## run A
// triangle
module triangle(clk, reset, nt, xi, yi, busy, po, xo, yo);
input        clk, reset, nt;
input  [2:0] xi, yi;
output       busy, po;
output [2:0] xo, yo;
reg busy, po;
reg [4:0] state, next_state;  
reg [6:0] x_cor[0:2];         
reg [6:0] y_cor[0:2];         
reg [1:0] s0_count;           
reg s1_count;                 
reg s2_count;                 
reg s7_count;                 
reg [4:0] horiz;              
reg [3:0] out_count;          
reg signed [8:0] a[0:1];      
reg signed [8:0] b[0:1];      
reg signed [8:0] c[0:1];      
reg [3:0] ep, save_ep;        
reg signed [7:0] value;       
reg [1:0] o_idx;              
reg [2:0] xo, yo;             
reg loc;                      
reg [3:0] start;              
parameter s0=5'd0,s1=5'd1,s2=5'd2,s3=5'd3,s4=5'd4,s5=5'd5,s6=5'd6,s7=5'd7;
integer i,j;
always @(posedge clk or posedge reset)begin
    if(reset) state<=s0;
    else state<=next_state;
end
always @(*)begin
    case(state)
        s0:next_state=(s0_count==2'd3)?s1:s0;
  ...
Size in the first run: roughly 110 flip-flops, about 10000 um^2 of cells after synthesis.
==> flow/config.mk <==
export PLATFORM = sky130hd
export DESIGN_NAME = triangle
export DESIGN_NICKNAME = triangle
export VERILOG_FILES = /design/flow/design.v
export SDC_FILE = /design/flow/constraint.sdc
export NUM_CORES = 4
export LEC_CHECK = 0
export ABC_AREA = 1
export CAP_MARGIN = 20
export CORE_MARGIN = 2
export CORE_UTILIZATION = 72
export CTS_CLUSTER_SIZE = 90
export PLACE_DENSITY_LB_ADDON = 0.27
export SETUP_SLACK_MARGIN = -0.16
export SLEW_MARGIN = 20
==> flow/constraint.sdc <==
create_clock -name core_clock -period 3.42 [get_ports {clk}]
set_input_delay 0.6840 -clock core_clock [delete_from_list [all_inputs] [get_ports {clk}]]
set_output_delay 0.6840 -clock core_clock [all_outputs]
set_load 0.01 [all_outputs]
run.sh (not shown) runs the stock make flow with config.mk's settings and CLKGATE_MAP_FILE=.
Layout checks on run A: not met. Flow itself completed; violations: negative setup slack.
Relative to run A, the following input files were edited for run B:
Settings: a deleted CTS_CLUSTER_SIZE that had been 90; a deleted PLACE_DENSITY_LB_ADDON that had been 0.27; a change of CORE_UTILIZATION from 72 to 40; a deleted ABC_AREA that had been 1; a deleted SETUP_SLACK_MARGIN that had been -0.16; a change of the clock period (ns, I/O delays scaled along) from 3.42 to 4.12.
## What came out
NOTE total chip power run A->run B increased by a few percent
[compare] base=run A new=run B: power dissipated in combinational cells went up; net switching share of the total power went up.
Re number of top-level design ports: no difference whatsoever between run B and run A.
NOTE vertical extent of the die run A->run B increased by more than a quarter
Run B vs. run A: number of cells in the yosys synthesis report decreased by 300 relative to the old numbers, worst setup slack after placement increased by 0.79 ns relative to the old numbers, period utilization decreased by 25 points relative to the old numbers.
The lower global-route usage of run B and run A is in run B.
Looking at post-layout minimum cycle time across run B and run A, the one that comes out higher is run A.
Where first-iteration detailed-routing DRC count is concerned, run A is outperformed by run B.
Of run B and run A, none finishes clean.
Completing all stages was not enough for run A: its layout failed the final checks because of negative setup slack.
Inputs modified between run B and run C:
Settings: swapping 40 for 72 in CORE_UTILIZATION; putting SETUP_SLACK_MARGIN at 0.94 where nothing was set; putting ABC_AREA at 1 where nothing was set; swapping 4.12 for 5.04 in the clock period (ns, I/O delays scaled along).
Results
In summary, run C completed successfully, with a layout that passed the timing, DRC and antenna checks. Multi-input combinational gate total in run C is about 23% above run B. Delta (run C minus run B): total power moved down; area growth from synthesis to layout down 5.4 points.
Input changes introduced in run D (baseline for comparison: run C):
Settings: swapping 0.94 for 0.24 in SETUP_SLACK_MARGIN; putting PLACE_DENSITY_LB_ADDON at 0.02 where nothing was set; putting CTS_CLUSTER_SIZE at 15 where nothing was set; swapping 5.04 for 2.75 in the clock period (ns, I/O delays scaled along).
| run D | all stages done | FAIL | negative setup slack |. For run D, the capture point of the critical path was value[7], unlike run C, where it was value[6]. Compared with run C, run D shows met2 wirelength from detailed routing higher by 40%. Taking run C as the reference, in run D max capacitance violation total stayed essentially flat; number of iterations in the first detailed-routing pass went up; global-route usage increased by 5.8 points relative to the old numbers; total non-filler cell area in the finished layout moved up.

========
triangle again, from the RTL that the note above started with.
Settings: LEC_CHECK=0, ABC_AREA=1, CAP_MARGIN=20, CORE_MARGIN=2, CORE_UTILIZATION=72, CTS_CLUSTER_DIAMETER=352, CTS_CLUSTER_SIZE=89, PLACE_DENSITY=0.37, SETUP_SLACK_MARGIN=-0.21, SLEW_MARGIN=20; clock period 3.94 ns.
The baseline completed and failed the layout checks on setup timing.
Change:
==> flow/config.mk (replaced) <==
export PLATFORM = sky130hd
export DESIGN_NAME = triangle
export DESIGN_NICKNAME = triangle
export VERILOG_FILES = /design/flow/design.v
export SDC_FILE = /design/flow/constraint.sdc
export NUM_CORES = 4
export LEC_CHECK = 0
export CAP_MARGIN = 20
export CORE_MARGIN = 2
export CORE_UTILIZATION = 40
export SLEW_MARGIN = 20
==> flow/constraint.sdc (replaced) <==
create_clock -name core_clock -period 5.0 [get_ports {clk}]
set_input_delay 1.0000 -clock core_clock [delete_from_list [all_inputs] [get_ports {clk}]]
set_output_delay 1.0000 -clock core_clock [all_outputs]
set_load 0.01 [all_outputs]
Result: The changed run finished with timing, DRC and antenna clean; clock skew stays flat; synthesized cell count came out lower by about a fifth; hold slack gains 0.013 ns; die area went up by well over a third; register-to-register slack gets better by 0.84 ns; wire length goes down by roughly a tenth.
Change:
--- a/flow/config.mk
+++ b/flow/config.mk
@@ -6,6 +6,11 @@
 export NUM_CORES = 4
 export LEC_CHECK = 0
+export ABC_AREA = 0
 export CAP_MARGIN = 20
 export CORE_MARGIN = 2
-export CORE_UTILIZATION = 40
-export SLEW_MARGIN = 20
+export CORE_UTILIZATION = 19
+export CTS_CLUSTER_DIAMETER = 293
+export CTS_CLUSTER_SIZE = 100
+export HOLD_SLACK_MARGIN = -0.05
+export PLACE_DENSITY_LB_ADDON = 0.06
+export SLEW_MARGIN = 5
Result:
- global-route usage shrinks by 6.2 points
- total power grows by 1.9%
- die area grows by about 110%
- worst hold slack gains 0.012 ns
- cell area grows by 5.1%
- combinational power grows by about 4%
- first-iteration DRC count shrinks by about 40%
- via count is about the same
- cell count grows by about 27%
- routed wire length grows by 35%
- clock-buffer cell count stays the same
Change:
==> flow/config.mk (replaced) <==
export PLATFORM = sky130hd
export DESIGN_NAME = triangle
export DESIGN_NICKNAME = triangle
export VERILOG_FILES = /design/flow/design.v
export SDC_FILE = /design/flow/constraint.sdc
export NUM_CORES = 4
export LEC_CHECK = 0
export CAP_MARGIN = 20
export CORE_ASPECT_RATIO = 0.67
export CORE_MARGIN = 8
export CORE_UTILIZATION = 40
export CTS_CLUSTER_SIZE = 49
export SETUP_SLACK_MARGIN = 0.14
export SLEW_MARGIN = 10
export TNS_END_PERCENT = 90
Via count is higher by 0.34%; die size is lower by 44%; sequential power hardly moves; routed wire length is lower by 24%; setup slack improves by 0.074 ns; cell area is lower by 4.8%.

========
Setup of lane 1:
triangle again, from the RTL that the note above started with.
make LEC_CHECK=0 CAP_MARGIN=20 CELL_PAD_IN_SITES_DETAIL_PLACEMENT=2 CORE_MARGIN=2 CORE_UTILIZATION=65 PLACE_DENSITY_LB_ADDON=0.04 SETUP_SLACK_MARGIN=0.78 SLEW_MARGIN=20 finish   # period 5.14 ns
Lane 1 is listed as incomplete: the tool reported an error in 3_5_place_dp and the run ended there.
For lane 2, these inputs were changed with respect to lane 1:
# lane 1
export LEC_CHECK = 0
export CAP_MARGIN = 20
export CELL_PAD_IN_SITES_DETAIL_PLACEMENT = 2
export CORE_MARGIN = 2
export CORE_UTILIZATION = 65
export PLACE_DENSITY_LB_ADDON = 0.04
export SETUP_SLACK_MARGIN = 0.78
export SLEW_MARGIN = 20
create_clock -name core_clock -period 5.14 [get_ports {clk}]
# lane 2
export LEC_CHECK = 0
export ABC_AREA = 1
export CAP_MARGIN = 20
export CORE_MARGIN = 2
export CORE_UTILIZATION = 72
export CTS_CLUSTER_DIAMETER = 366
export CTS_CLUSTER_SIZE = 99
export SLEW_MARGIN = 20
export TNS_END_PERCENT = 5
create_clock -name core_clock -period 1.39 [get_ports {clk}]
==> comparison <==
- Going from lane 1 to lane 2, number of cell rows shrank by a few percent.
- Lane 2: flow complete, layout not clean; failing: setup timing
- Taking lane 1 as the reference point, the area fraction in and, or, nand and nor cells after synthesis of lane 2 rises by 7.6 points.
- Re chip area in the Yosys report: lane 2 is about 5% up on lane 1.
- Changes observed in lane 2 relative to lane 1: synthesized net count increased by about 25% relative to the old numbers; overall die area moved down; area after synthesis up about 5%.
[inputs] lane 3 vs lane 2
# lane 2
export LEC_CHECK = 0
export ABC_AREA = 1
export CAP_MARGIN = 20
export CORE_MARGIN = 2
export CORE_UTILIZATION = 72
export CTS_CLUSTER_DIAMETER = 366
export CTS_CLUSTER_SIZE = 99
export SLEW_MARGIN = 20
export TNS_END_PERCENT = 5
create_clock -name core_clock -period 1.39 [get_ports {clk}]
# lane 3
export LEC_CHECK = 0
export ABC_AREA = 1
export CAP_MARGIN = 20
export CORE_MARGIN = 2
export CORE_UTILIZATION = 72
export CTS_CLUSTER_SIZE = 30
export PLACE_DENSITY = 0.37
export SLEW_MARGIN = 20
create_clock -name core_clock -period 3.94 [get_ports {clk}]
Results
Detailed-routed wire length on met3 was lower in the run labelled lane 3.
When the final numbers for lane 2 and lane 3 were put side by side, the number of search-and-repair iterations in the first detailed-routing pass turned out to be greater in lane 2.
Sort lane 2 and lane 3 by worst-case headroom to the max-slew limit desc -> top: lane 2
Re number of nets still failing antenna checks after routing: no difference whatsoever between lane 2 and lane 3.
Setup slack of the worst register-to-register path in lane 3 is 3.02 ns above lane 2.
In lane 2 the implementation completed, yet the final layout does not meet the checks, the culprit being setup timing.
Lane 3 had finished all stages when the layout checks came back failing, citing setup timing.
Sort lane 2 and lane 3 by minimum period implied by the final worst setup slack asc -> top: lane 3
Switching share of total power for lane 3 is lower than for lane 2.
Relative to lane 2, lane 3 improves area of all placed cells without fillers.
Sum of internal, switching and leakage power (lower): lane 3
Edits applied to the flow inputs when going from lane 3 to lane 4:
# lane 3
export LEC_CHECK = 0
export ABC_AREA = 1
export CAP_MARGIN = 20
export CORE_MARGIN = 2
export CORE_UTILIZATION = 72
export CTS_CLUSTER_SIZE = 30
export PLACE_DENSITY = 0.37
export SLEW_MARGIN = 20
create_clock -name core_clock -period 3.94 [get_ports {clk}]
# lane 4
export LEC_CHECK = 0
export ABC_AREA = 1
export CAP_MARGIN = 20
export CORE_MARGIN = 2
export CORE_UTILIZATION = 72
export CTS_CLUSTER_SIZE = 30
export PLACE_DENSITY = 0.82
export SLEW_MARGIN = 20
create_clock -name core_clock -period 4.16 [get_ports {clk}]
[summary]
As for a clean layout from lane 4 and lane 3, there is none.
From the logs: lane 4 reached the end of the flow and failed the layout checks with setup timing.
Lane 4 — internal power summed over all cells 4.4% lower, lane 3 as reference
The fraction of area in registers was comparable across lane 4 and lane 3.
Buffer share of cell area in lane 4 is 0.21 points lower than in lane 3
Total placed instance area essentially unchanged between lane 4 and lane 3.
Between lane 4 and lane 3, the wire length of the first global-routing pass figures differ only marginally.
Compared to lane 3, lane 4 has area growth from synthesis to layout 0.26 points lower.
Looking at critical path depth, lane 4 sits 4 higher than lane 3 does.
The inputs of lane 5 differ from those of lane 4 as listed below.
# lane 4
export LEC_CHECK = 0
export ABC_AREA = 1
export CAP_MARGIN = 20
export CORE_MARGIN = 2
export CORE_UTILIZATION = 72
export CTS_CLUSTER_SIZE = 30
export PLACE_DENSITY = 0.82
export SLEW_MARGIN = 20
create_clock -name core_clock -period 4.16 [get_ports {clk}]
# lane 5
export LEC_CHECK = 0
export CAP_MARGIN = 20
export CORE_MARGIN = 2
export CORE_UTILIZATION = 40
export SLEW_MARGIN = 20
create_clock -name core_clock -period 4.74 [get_ports {clk}]
### Flow results
Lane 5: all stages complete, timing, DRC and antenna checks passed. Comparing lane 4 and lane 5, chip width is lower on lane 4. Utilization lane 4 -> lane 5: down. Compared with lane 4, first-pass GRT wire length in lane 5 decreased by more than 10%.

========
triangle again, from the RTL that the note above started with.
==> flow/config.mk <==
export PLATFORM = sky130hd
export DESIGN_NAME = triangle
export DESIGN_NICKNAME = triangle
export VERILOG_FILES = /design/flow/design.v
export SDC_FILE = /design/flow/constraint.sdc
export NUM_CORES = 4
export LEC_CHECK = 0
export ABC_AREA = 0
export CAP_MARGIN = 0
export CORE_ASPECT_RATIO = 1.39
export CORE_MARGIN = 2
export CORE_UTILIZATION = 55
export CTS_CLUSTER_DIAMETER = 27
export CTS_CLUSTER_SIZE = 100
export GPL_ROUTABILITY_DRIVEN = 0
export PLACE_DENSITY_LB_ADDON = 0.01
export SETUP_SLACK_MARGIN = -0.68
export SLEW_MARGIN = 40
==> flow/constraint.sdc <==
create_clock -name core_clock -period 7.3 [get_ports {clk}]
set_input_delay 1.4600 -clock core_clock [delete_from_list [all_inputs] [get_ports {clk}]]
set_output_delay 1.4600 -clock core_clock [all_outputs]
set_load 0.01 [all_outputs]
The baseline completed without violations.
Edit:
--- a/flow/config.mk
+++ b/flow/config.mk
@@ -9,10 +9,9 @@
 export CAP_MARGIN = 0
-export CORE_ASPECT_RATIO = 1.39
+export CORE_ASPECT_RATIO = 0.5
 export CORE_MARGIN = 2
-export CORE_UTILIZATION = 55
-export CTS_CLUSTER_DIAMETER = 27
-export CTS_CLUSTER_SIZE = 100
+export CORE_UTILIZATION = 71
+export CTS_CLUSTER_DIAMETER = 53
 export GPL_ROUTABILITY_DRIVEN = 0
 export PLACE_DENSITY_LB_ADDON = 0.01
-export SETUP_SLACK_MARGIN = -0.68
+export SETUP_SLACK_MARGIN = 1.79
 export SLEW_MARGIN = 40
Effect:
- worst setup slack gets better by 0.017 ns
- wire length climbs by a few percent
- register-to-register slack is better by 0.02 ns
- cell count fell by a few percent
- total power rises slightly
- synthesized area does not change
- global-route usage goes up by 8.6 points
Edit:
==> flow/config.mk (replaced) <==
export PLATFORM = sky130hd
export DESIGN_NAME = triangle
export DESIGN_NICKNAME = triangle
export VERILOG_FILES = /design/flow/design.v
export SDC_FILE = /design/flow/constraint.sdc
export NUM_CORES = 4
export LEC_CHECK = 0
export ABC_AREA = 1
export CAP_MARGIN = 0
export CORE_ASPECT_RATIO = 0.88
export CORE_MARGIN = 2
export CORE_UTILIZATION = 71
export CTS_CLUSTER_DIAMETER = 304
export CTS_CLUSTER_SIZE = 19
export PLACE_DENSITY_LB_ADDON = 0.15
export SETUP_SLACK_MARGIN = 0.58
export SLEW_MARGIN = 40
==> flow/constraint.sdc (replaced) <==
create_clock -name core_clock -period 3.79 [get_ports {clk}]
set_input_delay 0.7580 -clock core_clock [delete_from_list [all_inputs] [get_ports {clk}]]
set_output_delay 0.7580 -clock core_clock [all_outputs]
set_load 0.01 [all_outputs]
- With this change the flow ran to the end with violations: setup timing
- via count climbs by 29%
- combinational power went down by 82%
- utilization rose by 8.7 points
- register-to-register slack got worse by 3.1 ns
- power rose by 52%
- sequential cell count stays the same
- setup slack loses 3.1 ns
- design area rose by 17%

========
v59:
Starting RTL as in the previous note.
## triangle
module triangle(clk, reset, nt, xi, yi, busy, po, xo, yo);
input        clk, reset, nt;
input  [2:0] xi, yi;
output       busy, po;
output [2:0] xo, yo;
reg busy, po;
reg [4:0] state, next_state;  
reg [6:0] x_cor[0:2];         
reg [6:0] y_cor[0:2];         
reg [1:0] s0_count;           
reg s1_count;                 
reg s2_count;                 
reg s7_count;                 
reg [4:0] horiz;              
reg [3:0] out_count;          
reg signed [8:0] a[0:1];      
reg signed [8:0] b[0:1];      
reg signed [8:0] c[0:1];      
reg [3:0] ep, save_ep;        
reg signed [7:0] value;       
reg [1:0] o_idx;              
reg [2:0] xo, yo;             
reg loc;                      
reg [3:0] start;              
parameter s0=5'd0,s1=5'd1,s2=5'd2,s3=5'd3,s4=5'd4,s5=5'd5,s6=5'd6,s7=5'd7;
integer i,j;
always @(posedge clk or posedge reset)begin
    if(reset) state<=s0;
    else state<=next_state;
end
always @(*)begin
    case(state)
        s0:next_state=(s0_count==2'd3)?s1:s0;
        s1:next_state=(s1_count==1'b1)?s2:s1;
        s2:next_state=(out_count==y_cor[0]||out_count==y_cor[1]||out_count==y_cor[2])?s5:((s2_count==1'b1)?((value==8'd0)?s5:((value[7]==1'b0)?s3:s4)):s2);
        s3:next_state=(o_idx==2'd2)?s5:s2;
        s4:next_state=(o_idx==2'd1)?s5:s2;
  ...
export LEC_CHECK = 0
export ABC_AREA = 0
export CAP_MARGIN = 0
export CELL_PAD_IN_SITES_GLOBAL_PLACEMENT = 1
export CORE_ASPECT_RATIO = 0.83
export CORE_MARGIN = 5
export CORE_UTILIZATION = 55
export CTS_CLUSTER_DIAMETER = 304
export HOLD_SLACK_MARGIN = 0.16
export PLACE_DENSITY_LB_ADDON = 0.13
export SETUP_SLACK_MARGIN = 1.14
export SLEW_MARGIN = 10
create_clock -name core_clock -period 5.23 [get_ports {clk}]
The inputs of v44 differ from those of v59 as listed below.
Settings: a change of CORE_UTILIZATION from 55 to 66; a deleted ABC_AREA that had been 0; a change of CAP_MARGIN from 0 to 20; a deleted CTS_CLUSTER_DIAMETER that had been 304; a deleted SETUP_SLACK_MARGIN that had been 1.14; a change of SLEW_MARGIN from 10 to 20; a change of CORE_MARGIN from 5 to 2; a deleted HOLD_SLACK_MARGIN that had been 0.16; a deleted CORE_ASPECT_RATIO that had been 0.83; a deleted PLACE_DENSITY_LB_ADDON that had been 0.13; a deleted CELL_PAD_IN_SITES_GLOBAL_PLACEMENT that had been 1; a change of the clock period (ns, I/O delays scaled along) from 5.23 to 4.74.
- Routed metal-1 wirelength: v44 < v59
- Count of buffer and inverter cells on the critical path: v44 lower than v59
- Taking v59 as the reference, in v44 sequential cell area share went up by 0.86 points, wire length of the first global-routing pass went up by about 4.7%, maximum frequency went down by 4.3%, wire length went up by 430 um, total power after layout went up by 12%.
[inputs] v24 vs v44
Settings: putting SETUP_SLACK_MARGIN at 0.96 where nothing was set; swapping 66 for 68 in CORE_UTILIZATION; swapping 4.74 for 3.31 in the clock period (ns, I/O delays scaled along).
--- outcome ---
| v24 | all stages done | FAIL | setup timing |. Going from v44 to v24, clock network fraction of total power shrinks by 4.7 points. v24 ended with more aggregate global-route resource usage than v44. On cell area: between v44 and v24, it ends up lower for v44. The placement-stage cell area in v24 was higher than what v44 gave. Number of tap cells added at floorplan was higher in the run labelled v44.
For v2, these inputs were changed with respect to v24:
Settings: PLACE_DENSITY_LB_ADDON newly set to 0.19; ABC_AREA newly set to 1; SETUP_SLACK_MARGIN changed from 0.96 to -0.09; CORE_UTILIZATION changed from 68 to 72; the clock period (ns, I/O delays scaled along) changed from 3.31 to 3.94.
==> comparison <==
The final-layout worst hold slack number comes out lower for v2 vs v24.
met3 layer usage reported by global route in v2 is 2.6 points below v24.
Worst-case reg-to-reg path depth: v2 vs v24 up 10
Flip-flop and latch share of the layout cell area (v2 over v24): increase, 2.3 points
v2 consumes less power than v24 does.
| chip height | v2 vs v24 | about 0.4% lower |
Diff v2 and v24: signed area change from the synthesized netlist to the final layout lower in v2
Side by side, XOR/XNOR share of the synthesized area turned out lower in v2 than in v24.
Cells: v2 has more instances than v24
Cell count after synthesis in v2 is 30% above v24.
v2 vs v24 — post-cts gate resize count dropped 112.
| v2 | all stages done | FAIL | setup timing |
Ran to the end and failed final checks on setup timing: v24.
Power and IR drop assume default switching activity.
